==> v36: inputs <==
## riscv
module riscv #(
    parameter logic[31:0] BootVector = 32'h0000_0000
)(
    input logic clk,
    input logic reset,
    output logic halted,
    input logic unhalt,
    output logic[31:0] i_addr,
    input logic[31:0] i_data,
    output logic[31:0] d_addr,
    output logic[31:0] d_wdata,
    output logic[3:0] d_wstrb,
    input logic[31:0] d_rdata
);
Settings: LEC_CHECK=0, CAP_MARGIN=0, CELL_PAD_IN_SITES_DETAIL_PLACEMENT=0, CELL_PAD_IN_SITES_GLOBAL_PLACEMENT=0, CORE_MARGIN=2, CORE_UTILIZATION=71, CTS_CLUSTER_DIAMETER=60, CTS_CLUSTER_SIZE=39, GPL_ROUTABILITY_DRIVEN=1, GPL_TIMING_DRIVEN=1, MIN_ROUTING_LAYER=met1, SETUP_SLACK_MARGIN=-0.26, SLEW_MARGIN=25, TNS_END_PERCENT=80; clock period 5.18 ns.
run.sh (not shown) runs the stock make flow with config.mk's settings and CLKGATE_MAP_FILE=.
==> inputs of v22, as changes to v36 <==
CAP_MARGIN = 5   (was 0)
CELL_PAD_IN_SITES_DETAIL_PLACEMENT = not set   (was 0)
CELL_PAD_IN_SITES_GLOBAL_PLACEMENT = not set   (was 0)
CORE_UTILIZATION = 70   (was 71)
CTS_CLUSTER_DIAMETER = not set   (was 60)
CTS_CLUSTER_SIZE = 37   (was 39)
GPL_ROUTABILITY_DRIVEN = not set   (was 1)
GPL_TIMING_DRIVEN = not set   (was 1)
MIN_ROUTING_LAYER = not set   (was met1)
SETUP_SLACK_MARGIN = not set   (was -0.26)
SLEW_MARGIN = 20   (was 25)
TNS_END_PERCENT = not set   (was 80)
==> flow/constraint.sdc (replaced) <==
create_clock -name core_clock -period 5.29 [get_ports {clk}]
set_input_delay 1.0580 -clock core_clock [delete_from_list [all_inputs] [get_ports {clk}]]
set_output_delay 1.0580 -clock core_clock [all_outputs]
set_load 0.01 [all_outputs]
==> inputs of v33, as changes to v36 <==
CAP_MARGIN = 20   (was 0)
CELL_PAD_IN_SITES_DETAIL_PLACEMENT = not set   (was 0)
CELL_PAD_IN_SITES_GLOBAL_PLACEMENT = not set   (was 0)
CORE_UTILIZATION = 32   (was 71)
CTS_CLUSTER_DIAMETER = not set   (was 60)
CTS_CLUSTER_SIZE = not set   (was 39)
GPL_ROUTABILITY_DRIVEN = not set   (was 1)
GPL_TIMING_DRIVEN = not set   (was 1)
MIN_ROUTING_LAYER = not set   (was met1)
SETUP_SLACK_MARGIN = not set   (was -0.26)
SLEW_MARGIN = 20   (was 25)
TNS_END_PERCENT = not set   (was 80)
==> flow/constraint.sdc (replaced) <==
create_clock -name core_clock -period 13.2 [get_ports {clk}]
set_input_delay 2.6400 -clock core_clock [delete_from_list [all_inputs] [get_ports {clk}]]
set_output_delay 2.6400 -clock core_clock [all_outputs]
set_load 0.01 [all_outputs]
==> inputs of v31, as changes to v36 <==
CAP_MARGIN = 20   (was 0)
CELL_PAD_IN_SITES_DETAIL_PLACEMENT = not set   (was 0)
CELL_PAD_IN_SITES_GLOBAL_PLACEMENT = not set   (was 0)
CORE_UTILIZATION = 68   (was 71)
CTS_CLUSTER_DIAMETER = not set   (was 60)
CTS_CLUSTER_SIZE = 36   (was 39)
GPL_ROUTABILITY_DRIVEN = not set   (was 1)
GPL_TIMING_DRIVEN = not set   (was 1)
MIN_ROUTING_LAYER = not set   (was met1)
SETUP_SLACK_MARGIN = 1.54   (was -0.26)
SLEW_MARGIN = 20   (was 25)
TNS_END_PERCENT = not set   (was 80)
==> flow/constraint.sdc (replaced) <==
create_clock -name core_clock -period 5.29 [get_ports {clk}]
set_input_delay 1.0580 -clock core_clock [delete_from_list [all_inputs] [get_ports {clk}]]
set_output_delay 1.0580 -clock core_clock [all_outputs]
set_load 0.01 [all_outputs]
==> summary of the runs <==
v33 passed the timing, design-rule and antenna checks. v31 aborted during global routing (GRT-0116). v36 never finished: it broke off in global routing, error GRT-0116. v22 died in global routing, error GRT-0116. In synthesized cell count, v36 and v31 do not differ. The lowest die area belongs to v36, the highest to v33. Area after synthesis is the same in v31 and v36.
==> figures <==
	v33	v36	v31	v22
RePlAce Congestion	1.01	1.10	1.07	1.10
Cells resized by post-CTS repair	0	159	579	253
Total Die Area	0.248 mm2	0.113 mm2	0.118 mm2	0.114 mm2
Status	timing/DRC/antenna clean	did not finish	did not finish	did not finish
Stage where the flow stopped	-	global routing	global routing	global routing
Instance count after placement with tap cells included	8379	7369	7365	7410
Post-CTS setup buffer count	0	42	118	45
X dimension of the die	498 um	336 um	343 um	338 um
Total number of H-tree levels	4	3	4	4
Pre-CTS setup slack	4.55 ns	-1.35 ns	-1.08 ns	-1.41 ns
Floorplan Core Area	0.243 mm2	0.109 mm2	0.114 mm2	0.111 mm2
Instance area after placement	0.0836 mm2	0.0875 mm2	0.0872 mm2	0.0874 mm2
Inserted Clock Buffers	155	101	148	148
HPWL after detailed placement	195000 um	268000 um	240000 um	274000 um
Die height	498 um	336 um	343 um	338 um
Standard-cell row count	181	121	124	122
Initial core utilization	0.322	0.717	0.685	0.706
